## run 1
// adc_3008
module adc_3008(clk, rst, cs, mosi, sck, miso, start, seg0, seg1, seg2, seg3, seg4, seg5); 
input clk, rst;
input miso;
input start;
output reg cs;
output reg mosi, sck;
output [7:0] seg0, seg1, seg2, seg3, seg4, seg5;
reg [2:0] state;     
reg [7:0] cnt_clk;   
reg [4:0] cnt_sck;   
reg [3:0] cnt_bit;   
reg [2:0] cnt_byte; 
reg rd_sig;          
reg [10:0] data_reg; 
reg [9:0] data_out;  
reg send_data_sig;   
reg [31:0] cnt;      
reg start_sig;       
wire [3:0] unit;
wire [3:0] ten; 
wire [3:0] hun; 
wire [3:0] thou; 
wire [3:0] ten_thou;
wire [3:0] hun_thou;
wire [19:0] data_bcd;
wire [19:0] data_bcd_vol;
assign data_bcd = {10'b0, data_out};
assign data_bcd_vol = (data_bcd*20'd479)/20'd1023;
parameter [2:0] INTIAL = 3'd0,
                WAIT_START = 3'd1,
                WRITE = 3'd2,
		READ = 3'd3,
		WAIT_END = 3'd4,
		END = 3'd5;
parameter WR_IN = 11'b000001_10010;
parameter cnt_clk_max = 8'd219;
parameter cnt_max = 32'd1_999;
always@(posedge clk or posedge rst)
if (rst)
cnt <= 32'd0;
else if (cnt == cnt_max)
cnt <= 32'd0;
else if (start == 1'b1)
cnt <= cnt + 1'b1;
always@(posedge clk or posedge rst)
if (rst)
start_sig <= 1'b0;
else if (start == 1'b1 && cnt == cnt_max)  
start_sig <= 1'b1;
else 
start_sig <= 1'b0;
always@(posedge clk or posedge rst)
if (rst)
state <= INTIAL;
else 
case(state)
INTIAL: if (start_sig == 1'b1)
        state <= WAIT_START;
		  else 
		  state <= INTIAL;
WAIT_START: if (cnt_byte == 3'd0 && cnt_clk == cnt_clk_max)
            state <= WRITE;
            else 
            state <= WAIT_START;			
WRITE: if (cnt_byte == 3'd1 && cnt_clk == cnt_clk_max)
       state <= READ;
	   else 
	   state <= WRITE;
  ...
clock: 7.6 ns
lec_check: 0
abc_area: 1
cap_margin: 20
core_margin: 2
core_utilization: 67
cts_cluster_diameter: 371
cts_cluster_size: 100
slew_margin: 20
run.sh (not shown) runs the stock make flow with config.mk's settings and CLKGATE_MAP_FILE=.
Layout checks on run 1: not met. Flow itself completed; violations: setup timing.
[inputs] run 2 vs run 1
- CTS_CLUSTER_SIZE no longer set, was 100
- ABC_AREA no longer set, was 1
- CORE_UTILIZATION now 40, was 67
- CTS_CLUSTER_DIAMETER no longer set, was 371
- the clock period (ns, I/O delays scaled along) now 12.6, was 7.6
### Flow results
Going from run 1 to run 2, the total of endpoints with negative setup slack in the final report was found to have gone down by 5. Run 2 ended with every stage complete and zero timing, DRC or antenna violations. The starting density of the core of run 2 falls short of that of run 1 by 28 points. On run 2: total number of vias is 3095 lower than what run 1 gave. In the metrics for run 1 and run 2, the one carrying the lower combinational fraction of design power is run 2.
The inputs of run 3 differ from those of run 2 as listed below.
- GPL_ROUTABILITY_DRIVEN newly set to 0
- CORE_ASPECT_RATIO newly set to 1.39
- the clock period (ns, I/O delays scaled along) changed from 12.6 to 20.0
==> comparison <==
Summary of run 3 over run 2: utilization after layout down 0.20 points, overall routing resource usage rose 0.42 points, final area now smaller, sequential fraction of design power went up by 0.7 points. Of run 3 and run 2, it is run 3 that has the higher time the final worst path needs with I/O delays and setup. Period utilization: lower on run 3. Summary of run 3 over run 2: sequential share of layout area went up 0.23 points, met1 track utilization from global routing went down 4.3 points, proportion of total power due to net switching went down 1.0 points, final wirelength went up 2.7%, clock slew seen by the registers of the worst setup and hold paths held.
Input-level comparison between run 4 and run 3:
- GPL_ROUTABILITY_DRIVEN removed (was 0)
- CTS_CLUSTER_DIAMETER newly set to 223
- CORE_UTILIZATION changed from 40 to 57
- CTS_CLUSTER_SIZE newly set to 95
- TNS_END_PERCENT newly set to 25
- CORE_ASPECT_RATIO changed from 1.39 to 1.88
[summary]
- On total number of vias, run 4 does worse than run 3.
- Layout-stage area growth over the synthesis result | run 4 below run 3
- Diff run 4..run 3 | number of distinct library cells after synthesis | unchanged
- Hold slack delta for run 4 relative to run 3: 0.0089 ns lower
- Run 4 reports a lower count of non-CTS buffers in the layout than run 3 does.
Power and IR drop assume default switching activity.
